==> cedar <==
// Risc_32_bit
module Risc_32_bit
(
  input         clk       ,
  input         rst_n     ,
  output [31:0] imem_addr ,
  input  [31:0] imem_rdata,
  output [31:0] dmem_addr ,
  output [31:0] dmem_wdata,
  output        dmem_we   ,
  input  [31:0] dmem_rdata
);
clock: 3.37 ns
lec_check: 0
abc_area: 0
cap_margin: 0
cell_pad_in_sites_detail_placement: 0
core_aspect_ratio: 0.74
core_margin: 2
core_utilization: 72
cts_cluster_diameter: 364
cts_cluster_size: 47
place_density_lb_addon: 0.0
setup_slack_margin: 0.98
slew_margin: 20
run.sh (not shown) runs the stock make flow with config.mk's settings and CLKGATE_MAP_FILE=.
==> inputs of harbor, as changes to cedar <==
- ABC_AREA: 0 -> 1
- CAP_MARGIN: 0 -> 30
- CELL_PAD_IN_SITES_DETAIL_PLACEMENT: 0 -> 1
- CELL_PAD_IN_SITES_GLOBAL_PLACEMENT: default -> 2
- CORE_ASPECT_RATIO: 0.74 -> default
- CORE_UTILIZATION: 72 -> 40
- CTS_CLUSTER_DIAMETER: 364 -> 133
- CTS_CLUSTER_SIZE: 47 -> 15
- GPL_TIMING_DRIVEN: default -> 0
- HOLD_SLACK_MARGIN: default -> 0.03
- MAX_ROUTING_LAYER: default -> met5
- MIN_ROUTING_LAYER: default -> met2
- PLACE_DENSITY_LB_ADDON: 0.0 -> default
- SETUP_SLACK_MARGIN: 0.98 -> 0.44
- SLEW_MARGIN: 20 -> 15
- TNS_END_PERCENT: default -> 50
==> flow/constraint.sdc (replaced) <==
create_clock -name core_clock -period 8.5 [get_ports {clk}]
set_input_delay 1.7000 -clock core_clock [delete_from_list [all_inputs] [get_ports {clk}]]
set_output_delay 1.7000 -clock core_clock [all_outputs]
set_load 0.01 [all_outputs]
==> inputs of violet, as changes to cedar <==
- ABC_AREA: 0 -> default
- CAP_MARGIN: 0 -> 20
- CELL_PAD_IN_SITES_DETAIL_PLACEMENT: 0 -> default
- CORE_ASPECT_RATIO: 0.74 -> default
- CORE_UTILIZATION: 72 -> 10
- CTS_CLUSTER_DIAMETER: 364 -> default
- CTS_CLUSTER_SIZE: 47 -> default
- PLACE_DENSITY_LB_ADDON: 0.0 -> default
- SETUP_SLACK_MARGIN: 0.98 -> default
==> flow/constraint.sdc (replaced) <==
create_clock -name core_clock -period 11.5 [get_ports {clk}]
set_input_delay 2.3000 -clock core_clock [delete_from_list [all_inputs] [get_ports {clk}]]
set_output_delay 2.3000 -clock core_clock [all_outputs]
set_load 0.01 [all_outputs]
==> qor summary <==
| quantity | violet | cedar | harbor |
|---|---|---|---|
| Status | no timing/DRC/antenna violations | aborted with a tool error | aborted with a tool error |
| Stage where the flow stopped | - | 5_1_grt | 5_1_grt |
| Proportion of synthesized chip area in sequential cells | 49.2% | 49.2% | 48.1% |
| Unique cell type count in the Yosys netlist | 98 | 98 | 61 |
| Placed Cells incl. Taps | 17279 | 9167 | 13247 |
| Post-CTS setup buffers | 0 | 55 | 0 |
| Mapped cell area | 78600 µm² | 78600 µm² | 80500 µm² |
| Number of buffers created by CTS | 152 | 35 | 103 |
| Multiplexer share | 14.5% | 14.5% | 0% |
| Worst Setup Slack post-DPL | 4040 ps | -2330 ps | 1510 ps |
| H-tree depth | 4 | 2 | 3 |
| Final HPWL from detailed placement | 217 mm | 240 mm | 434 mm |
| Area of the core | 783000 µm² | 109000 µm² | 200000 µm² |
| Adder-cell area share of the yosys netlist | 2.20% | 2.20% | 2.66% |
| Yosys aoi share | 11.4% | 11.4% | 18.7% |
| Number of cells in the yosys synthesis report | 7082 | 7082 | 10223 |
| Count of standard-cell rows | 325 | 104 | 164 |
| Final GP Congestion | 0.939 | 1.25 | 1.54 |
| Most frequently used cell type in the post-synthesis netlist | and2_1 | and2_1 | nor2_1 |
| DIE AREA | 793000 µm² | 112000 µm² | 205000 µm² |
| Post-CTS Resized | 0 | 371 | 0 |
| Die outline height | 890 µm | 288 µm | 453 µm |
| XOR Share, Synth | 0.713% | 0.713% | 0.239% |
| X dimension of the die | 890 µm | 388 µm | 453 µm |
| Cell count after synthesis | 7082 | 7082 | 10223 |
